==> flow/design.v <==
`timescale 1ns / 1ps
module helper_bcd_to_7seg(
    input wire [3:0] bcd_in,
    output reg [6:0] seg_out
);
    always @(*) begin
        case (bcd_in)
            4'd0: seg_out = 7'b1000000;
            4'd1: seg_out = 7'b1111001;
            4'd2: seg_out = 7'b0100100;
            4'd3: seg_out = 7'b0110000;
            4'd4: seg_out = 7'b0011001;
            4'd5: seg_out = 7'b0010010;
            4'd6: seg_out = 7'b0000010;
            4'd7: seg_out = 7'b1111000;
            4'd8: seg_out = 7'b0000000;
            4'd9: seg_out = 7'b0010000;
            4'd10: seg_out = 7'b0111111;  
            default: seg_out = 7'b1111111;  
        endcase
    end
endmodule
`timescale 1ns / 1ps
module seven_seg_display(
    input wire clk,
    input wire reset,  
    input wire [15:0] bcd_digit,   
    output wire [6:0] seg,  
    output wire [3:0] an            
);
    reg [2:0] digit_index;
    reg [3:0] current_bcd;
    reg [19:0] refresh_counter;
    wire [6:0] seg_out;
    helper_bcd_to_7seg d5 (.bcd_in(current_bcd),.seg_out(seg_out));
    always @(posedge clk or posedge reset) begin
        if (reset) begin
            refresh_counter <= 0;
            digit_index <= 0;
        end else begin
            refresh_counter <= refresh_counter + 1;
            if (refresh_counter == 10) begin
                refresh_counter <= 0;
                digit_index <= digit_index + 1;
                if (digit_index == 3'd3)  
                    digit_index <= 0;
            end
        end
    end
    always @(*) begin
        case (digit_index)
            3'd0: current_bcd = bcd_digit[3:0];      
            3'd1: current_bcd = bcd_digit[7:4];      
            3'd2: current_bcd = bcd_digit[11:8];     
            3'd3: current_bcd = bcd_digit[15:12];    
            default: current_bcd = 4'd15;            
        endcase
    end 
    assign seg = seg_out;
reg [3:0] an_reg;
always @(*) begin
    case (digit_index)
        3'd0: an_reg = 4'b1110;  
        3'd1: an_reg = 4'b1101;  
        3'd2: an_reg = 4'b1011;  
        3'd3: an_reg = 4'b0111;  
        default: an_reg = 4'b1111;
    endcase
end
assign an = an_reg;
endmodule
`timescale 1ns / 1ps
module bin_to_bcd #( parameter W = 18)   
  ( input [W-1:0] bin,   
    output reg [W+(W-4)/3:0] bcd);  
  integer i,j;
  always @(bin) begin
    for(i = 0; i <= W+(W-4)/3; i = i+1) bcd[i] = 0;      
    bcd[W-1:0] = bin;                                    
    for(i = 0; i <= W-4; i = i+1)                        
      for(j = 0; j <= i/3; j = j+1)                      
        if (bcd[W-i+4*j -: 4] > 4)                       
          bcd[W-i+4*j -: 4] = bcd[W-i+4*j -: 4] + 4'd3;  
  end
endmodule
`timescale 1ns / 1ps
  module serial_parallel_multiplier(
    input clk, rst,
    input start,
    input [7:0] x, y,
    output reg [15:0] P,
    output reg flag
    );
     reg state;
    reg [7:0] x_reg;
    reg [7:0] y_reg;
    reg s;
    reg [3:0] counter;
    always @(posedge clk , posedge rst) begin
        if (rst) begin
            flag <= 0;
            x_reg <= 0;
            y_reg <= 0;
            P <= 0;
            counter <= 0;
            state <= 0;
        end
        else if (start && state == 0) begin
            state <= 1;
            flag <= 0;
               s <= x[7] ^ y[7];
            y_reg <= y[7] ? (~y + 1) : y;
            x_reg <= x[7] ? (~x + 1) : x;
                P <= 0;
           counter <= 8;
        end
        else if (state) begin
            if (counter > 0) begin
                P <= P + (y_reg[0] ? ({8'b0, x_reg} << (8 - counter)) : 0);
                y_reg <= {y_reg[7], y_reg[7:1]};
                counter <= counter - 1;
            end
            else begin
                P <= s ? (~P + 1) : P;
                flag <= 1;
                state <= 0;
            end
        end
    end
endmodule
`timescale 1ns / 1ps
module top_control_unit(
    input wire clk,
    input wire reset,
    input wire btnL,
    input wire btnR,
    input wire btnC,
    input wire [7:0] multiplicand,
    input wire [7:0] multiplier,
    output wire [6:0] seg,
    output wire [3:0] an,
    output led
);
    wire left_pressed, right_pressed, start_pressed;
    pushbutton_detector pb_left (
        .clk(clk),
        .reset(reset),
        .x(btnL),
        .z(left_pressed)
    );
    pushbutton_detector pb_right (
        .clk(clk),
        .reset(reset),
        .x(btnR),
        .z(right_pressed)
    );
    pushbutton_detector pb_center (
        .clk(clk),
        .reset(reset),
        .x(btnC),
        .z(start_pressed)
    );
    wire [15:0] product;
    wire done;
    serial_parallel_multiplier spm (
        .clk(clk),
        .rst(reset),
        .start(start_pressed),
        .x(multiplicand),
        .y(multiplier),
        .P(product),
        .flag(done)
    );
    assign led = done;
    wire [19:0] bcd_unsigned;
    wire sign_bit = product[15];
    wire [15:0] productabs = sign_bit ? (~product + 1) : product;
    bin_to_bcd #(.W(16)) converter (
        .bin(productabs),
        .bcd(bcd_unsigned)
    );
    reg [1:0] state;
    wire [3:0] d0 = bcd_unsigned[3:0];
    wire [3:0] d1 = bcd_unsigned[7:4];
    wire [3:0] d2 = bcd_unsigned[11:8];
    wire [3:0] d3 = bcd_unsigned[15:12];
    wire [3:0] d4 = bcd_unsigned[19:16];
    wire [3:0] d5 = sign_bit ? 4'd10 : 4'd15;
    reg [15:0] active_digits;   
    wire tick;
    clockDivider #(50) divide (clk,reset,tick);
   always @(posedge clk or posedge reset) begin
    if (reset)
        state <= 0;
    else if (tick) begin
        case (state)
            2'd0: if (right_pressed) state <= 1;
            2'd1: begin
                if (right_pressed) state <= 2;
                else if (left_pressed) state <= 0;
            end
            2'd2: if (left_pressed) state <= 1;
            default: state <= 0;
        endcase
    end
end
    always @(*) begin
        case (state)
            2'd0: active_digits = {d5, d4, d3, d2};  
            2'd1: active_digits = {d5, d3, d2, d1};  
            2'd2: active_digits = {d5, d2, d1, d0};  
            default: active_digits = {d5, d4, d3, d2};
        endcase
    end
    seven_seg_display display_unit (
        .clk(clk),
        .reset(reset),
        .bcd_digit(active_digits),  
        .seg(seg),
        .an(an)
    );
endmodule
module pushbutton_detector(
input clk,reset,x,
output z
    );
wire tick;
clockDivider #(50) divide (clk,reset,tick);
wire out;
debouncer deb(clk,tick,reset,x,out);
wire out2;
synchronizer sync(clk,tick,reset,out,out2);
wire out3;
rising_edge rizz(clk,tick,reset,out2,out3);
assign z = out3;     
endmodule
module rising_edge(
input clk, en, reset, x,
output reg z
    );
    reg x_prev;
    always @(posedge clk or posedge reset) begin
        if (reset) begin
            x_prev <= 0;
            z <= 0;
        end else if (en) begin
            z <= x & ~x_prev;   
            x_prev <= x;
        end
    end
endmodule
module debouncer(input clk, en, rst, in, output out);
reg q1,q2,q3;
always@(posedge clk, posedge rst) begin
if(rst == 1'b1) begin
q1 <= 0;
q2 <= 0;
q3 <= 0;
end
else if (en) begin
q1 <= in;
q2 <= q1;
q3 <= q2;
end
end
assign out = (rst) ? 0 : q1&q2&q3;
endmodule
module synchronizer ( input wire clk, en, rst, sig, output reg sig1 );
 reg meta;
 always @(posedge clk, posedge rst) begin
 if (rst) begin
 meta <= 0;
 sig1 <= 0;
 end
 else if (en) begin
 meta <= sig;
 sig1 <= meta;
 end
 end
endmodule
module clockDivider #(parameter n = 50000000)
(input clk, rst, output tick);
wire [31:0] count;
reg clk_out;
counter_x_bit #(32,n) counterMod
(.clk(clk), .reset(rst),.en(1'b1), .count(count));
assign tick = (count == n-1) && !clk_out;
always @ (posedge clk, posedge rst) begin
if (rst)  
clk_out <= 0;
else if (count == n-1)
clk_out <= ~ clk_out;
end
endmodule
module counter_x_bit #(parameter x = 3, n = 6)
(input clk, reset, en, output reg [x-1:0] count);
always @(posedge clk, posedge reset) begin
if (reset == 1)
    count <= 0; 
else if(!en)
    count <= count; 
else if(count == n-1)
    count <= 0; 
else
    count <= count + 1;
end
endmodule
clock: 39.2 ns
lec_check: 0
abc_area: 1
cap_margin: 10
cell_pad_in_sites_detail_placement: 0
cell_pad_in_sites_global_placement: 2
core_aspect_ratio: 0.85
core_margin: 2
core_utilization: 63
cts_cluster_diameter: 164
cts_cluster_size: 98
gpl_routability_driven: 1
gpl_timing_driven: 0
hold_slack_margin: 0.04
max_routing_layer: met5
place_density_lb_addon: 0.25
setup_slack_margin: 2.64
slew_margin: 40
tns_end_percent: 20
run.sh (not shown) runs the stock make flow with config.mk's settings and CLKGATE_MAP_FILE=.
The starting point died in 3_1_place_gp_skip_io with FLW-0024.
==> next run, changes <==
- CAP_MARGIN: 10 -> 0
- CELL_PAD_IN_SITES_GLOBAL_PLACEMENT: 2 -> default
- CORE_ASPECT_RATIO: 0.85 -> 0.68
- CORE_MARGIN: 2 -> 5
- CORE_UTILIZATION: 63 -> 39
- CTS_CLUSTER_DIAMETER: 164 -> default
- CTS_CLUSTER_SIZE: 98 -> 24
- GPL_ROUTABILITY_DRIVEN: 1 -> default
- GPL_TIMING_DRIVEN: 0 -> default
- HOLD_SLACK_MARGIN: 0.04 -> default
- MAX_ROUTING_LAYER: met5 -> default
- PLACE_DENSITY_LB_ADDON: 0.25 -> 0.27
- SETUP_SLACK_MARGIN: 2.64 -> default
- SLEW_MARGIN: 40 -> 10
- TNS_END_PERCENT: 20 -> default
- clock period: 39.2 -> 17.6 ns (I/O delays scaled with it)
Outcome: This time the run produced a clean layout; synthesized area stays the same; die size grows by 69%; synthesized cell count stays the same.
==> next run, changes <==
- ABC_AREA: 1 -> default
- CAP_MARGIN: 0 -> 20
- CELL_PAD_IN_SITES_DETAIL_PLACEMENT: 0 -> default
- CORE_ASPECT_RATIO: 0.68 -> default
- CORE_MARGIN: 5 -> 2
- CORE_UTILIZATION: 39 -> 58
- CTS_CLUSTER_SIZE: 24 -> 61
- PLACE_DENSITY_LB_ADDON: 0.27 -> default
- SETUP_SLACK_MARGIN: default -> 3.78
- SLEW_MARGIN: 10 -> 20
- clock period: 17.6 -> 13.3 ns (I/O delays scaled with it)
What happened:
- This time the run finished but failed the layout checks on negative setup slack
- design area increases by 25%
- setup slack got worse by 5.2 ns
- critical path depth decreases by 14
==> next run, changes <==
- ABC_AREA: default -> 1
- CORE_UTILIZATION: 58 -> 72
- CTS_CLUSTER_DIAMETER: default -> 236
- CTS_CLUSTER_SIZE: 61 -> default
- PLACE_DENSITY_LB_ADDON: default -> 0.2
- SETUP_SLACK_MARGIN: 3.78 -> -0.97
- clock period: 13.3 -> 15.8 ns (I/O delays scaled with it)
Result: With this change the flow ran to the end with no violations; routed wire length went down by 21%; final area went down by 22%; clock power went down by 13%; sequential share of layout area went up by 5.9 points; clock-buffer cell count does not change; area after synthesis went down by 3.1%; register-to-register slack gets better by 2.6 ns; power went down by 14%; core utilization went down by 0.86 points.

## run 1
RTL: the design.v shown in full above, as it stands there.
export LEC_CHECK = 0
export CAP_MARGIN = 20
export CORE_MARGIN = 2
export CORE_UTILIZATION = 66
export SLEW_MARGIN = 20
create_clock -name core_clock -period 24.2 [get_ports {clk}]
Changes in run 2 relative to run 1:
-- flow/config.mk --
<<< run 1, line 9
export CORE_MARGIN = 2
export CORE_UTILIZATION = 66
export SLEW_MARGIN = 20
>>> run 2, line 9
export CORE_MARGIN = 2
export CORE_UTILIZATION = 66
export CTS_CLUSTER_SIZE = 62
export SETUP_SLACK_MARGIN = 3.54
export SLEW_MARGIN = 20
==> flow/constraint.sdc <==
create_clock -name core_clock -period 13.3 [get_ports {clk}]
set_input_delay 2.6600 -clock core_clock [delete_from_list [all_inputs] [get_ports {clk}]]
set_output_delay 2.6600 -clock core_clock [all_outputs]
set_load 0.01 [all_outputs]
[summary]
- Compared to run 1, run 2 has cell area reported after detailed placement about 23% higher.
- Per the comparison of run 2 with run 1, final RePlAce weighted congestion higher, mean cell area of the mapped netlist roughly the same, die area roughly the same, detailed placer's ending HPWL higher.
- Comparing run 2 against run 1, there is no change at all in die span in y.
- Run 2 -> run 1: number of synthesized register bits delta 0, exact match
- TritonCTS buffer count: higher on run 1
- Reported for run 1 and run 2, placeable core region turned out identical to the last digit.
- Run 2 terminated abnormally: global routing reported ODB-0269.
Changes in run 3 relative to run 2:
-- flow/config.mk --
<<< run 2, line 7
export LEC_CHECK = 0
export CAP_MARGIN = 20
export CORE_MARGIN = 2
export CORE_UTILIZATION = 66
export CTS_CLUSTER_SIZE = 62
export SETUP_SLACK_MARGIN = 3.54
export SLEW_MARGIN = 20
>>> run 3, line 7
export LEC_CHECK = 0
export CAP_MARGIN = 20
export CELL_PAD_IN_SITES_DETAIL_PLACEMENT = 2
export CORE_MARGIN = 2
export CORE_UTILIZATION = 40
export CTS_CLUSTER_SIZE = 87
export GPL_ROUTABILITY_DRIVEN = 0
export HOLD_SLACK_MARGIN = 0.18
export MIN_ROUTING_LAYER = met2
export PLACE_DENSITY_LB_ADDON = 0.18
export SLEW_MARGIN = 20
==> flow/constraint.sdc <==
create_clock -name core_clock -period 30.0 [get_ports {clk}]
set_input_delay 6.0000 -clock core_clock [delete_from_list [all_inputs] [get_ports {clk}]]
set_output_delay 6.0000 -clock core_clock [all_outputs]
set_load 0.01 [all_outputs]
Notes after the runs:
As the logs show, run 2 stopped at global routing after a tool error, so it never reached the end of the flow. Run 3 | status: complete | timing, DRC, antenna: pass. [compare] base=run 2 new=run 3: number of cells in the design after placement fell by 11%, die height climbed 28%, area of the core grew by 19000 um2.

Starts from the design.v that is shown in full above.
Settings: LEC_CHECK=0, CAP_MARGIN=20, CORE_MARGIN=2, CORE_UTILIZATION=72, SETUP_SLACK_MARGIN=-0.97, SLEW_MARGIN=20; clock period 15.8 ns.
The baseline ran to the end with violations: setup timing.
Edit:
Settings changed: CAP_MARGIN 20 to 0, CELL_PAD_IN_SITES_DETAIL_PLACEMENT from default to 2, CORE_ASPECT_RATIO from default to 0.68, CORE_MARGIN 2 to 7, CORE_UTILIZATION 72 to 40, CTS_CLUSTER_SIZE from default to 24, HOLD_SLACK_MARGIN from default to 0.21, PLACE_DENSITY_LB_ADDON from default to 0.27, SETUP_SLACK_MARGIN -0.97 to default, SLEW_MARGIN 20 to 10.
Clock period 15.8 ns to 32.2 ns, I/O delays scaled along.
What happened: With this change the flow ran to the end with no violations. Cell area goes down by 11%. Worst setup slack improved by 8.2 ns. Power goes down by 44%. Via count goes down by 11%. Wire length goes up by 19%. Synthesized area stays the same.
Edit:
Settings changed: ABC_AREA from default to 1, CELL_PAD_IN_SITES_DETAIL_PLACEMENT 2 to 0, CELL_PAD_IN_SITES_GLOBAL_PLACEMENT from default to 3, CORE_MARGIN 7 to 2, CORE_UTILIZATION 40 to 39, HOLD_SLACK_MARGIN 0.21 to default.
Clock period 32.2 ns to 17.6 ns, I/O delays scaled along.
After rerunning:
- The new run passed the timing, DRC and antenna checks
- clock power rises by 66%
- die area falls by 9.0%
- area after synthesis falls by 3.1%
Edit:
Settings changed: CAP_MARGIN 0 to 40, CELL_PAD_IN_SITES_DETAIL_PLACEMENT 0 to default, CELL_PAD_IN_SITES_GLOBAL_PLACEMENT 3 to default, CORE_ASPECT_RATIO 0.68 to default, CORE_UTILIZATION 39 to 72, CTS_CLUSTER_DIAMETER from default to 236, CTS_CLUSTER_SIZE 24 to 15, PLACE_DENSITY_LB_ADDON 0.27 to 0.2, SETUP_SLACK_MARGIN from default to -0.97, SLEW_MARGIN 10 to 20.
Clock period 17.6 ns to 13.7 ns, I/O delays scaled along.
This time the run reached the layout checks and failed them: setup timing.
Setup slack is worse by 2.2 ns.
Utilization went up by 35 points.
Wire length goes down by a few percent.

Setup of try-yarrow:
Starts from the design.v that is shown in full above.
clock: 26.8 ns
lec_check: 0
cap_margin: 20
core_margin: 2
core_utilization: 68
slew_margin: 20
try-yarrow finished every stage and its layout cleared the timing, DRC and antenna checks.
[inputs] try-amber vs try-yarrow
diff --git a/flow/config.mk b/flow/config.mk
--- a/flow/config.mk
+++ b/flow/config.mk
@@ -6,6 +6,14 @@
 export NUM_CORES = 4
 export LEC_CHECK = 0
+export ABC_AREA = 1
 export CAP_MARGIN = 20
+export CELL_PAD_IN_SITES_DETAIL_PLACEMENT = 2
+export CELL_PAD_IN_SITES_GLOBAL_PLACEMENT = 1
 export CORE_MARGIN = 2
-export CORE_UTILIZATION = 68
-export SLEW_MARGIN = 20
+export CORE_UTILIZATION = 69
+export CTS_CLUSTER_SIZE = 19
+export GPL_ROUTABILITY_DRIVEN = 0
+export HOLD_SLACK_MARGIN = 0.18
+export MIN_ROUTING_LAYER = met1
+export PLACE_DENSITY_LB_ADDON = 0.18
+export SLEW_MARGIN = 0
==> flow/constraint.sdc <==
create_clock -name core_clock -period 30.0 [get_ports {clk}]
set_input_delay 6.0000 -clock core_clock [delete_from_list [all_inputs] [get_ports {clk}]]
set_output_delay 6.0000 -clock core_clock [all_outputs]
set_load 0.01 [all_outputs]
## What came out
Changes observed in try-amber relative to try-yarrow: fraction of the core area occupied by cells at floorplan increased by 0.72 points relative to the old numbers; die extent in y dropped 2.2%; number of rows in the core area saw a decrease; portion of the post-synthesis area used by sequential elements saw an increase. try-amber did not finish; a tool error ended it in global placement without I/O (3_1_place_gp_skip_io). Relative to try-yarrow, the chip area line of the yosys report of try-amber is lower by about 3%.
> inputs changed (try-amber -> try-indigo)
==> flow/config.mk <==
export PLATFORM = sky130hd
export DESIGN_NAME = top_control_unit
export DESIGN_NICKNAME = top_control_unit
export VERILOG_FILES = /design/flow/design.v
export SDC_FILE = /design/flow/constraint.sdc
export NUM_CORES = 4
export LEC_CHECK = 0
export CAP_MARGIN = 20
export CORE_MARGIN = 2
export CORE_UTILIZATION = 40
export SLEW_MARGIN = 20
==> flow/constraint.sdc <==
create_clock -name core_clock -period 24.2 [get_ports {clk}]
set_input_delay 4.8400 -clock core_clock [delete_from_list [all_inputs] [get_ports {clk}]]
set_output_delay 4.8400 -clock core_clock [all_outputs]
set_load 0.01 [all_outputs]
==> comparison <==
- Diff try-amber and try-indigo: synthesized cell count lower in try-indigo
- Measured against try-indigo, the total core area of try-amber comes out at 0.56 times the reference value.
- try-indigo finished end to end and its layout was clean on timing, DRC and antenna.
- Compared to try-amber, try-indigo has effective utilization at floorplan 29 points lower.
No activity file was given, so power comes from the tool's default toggle rates.
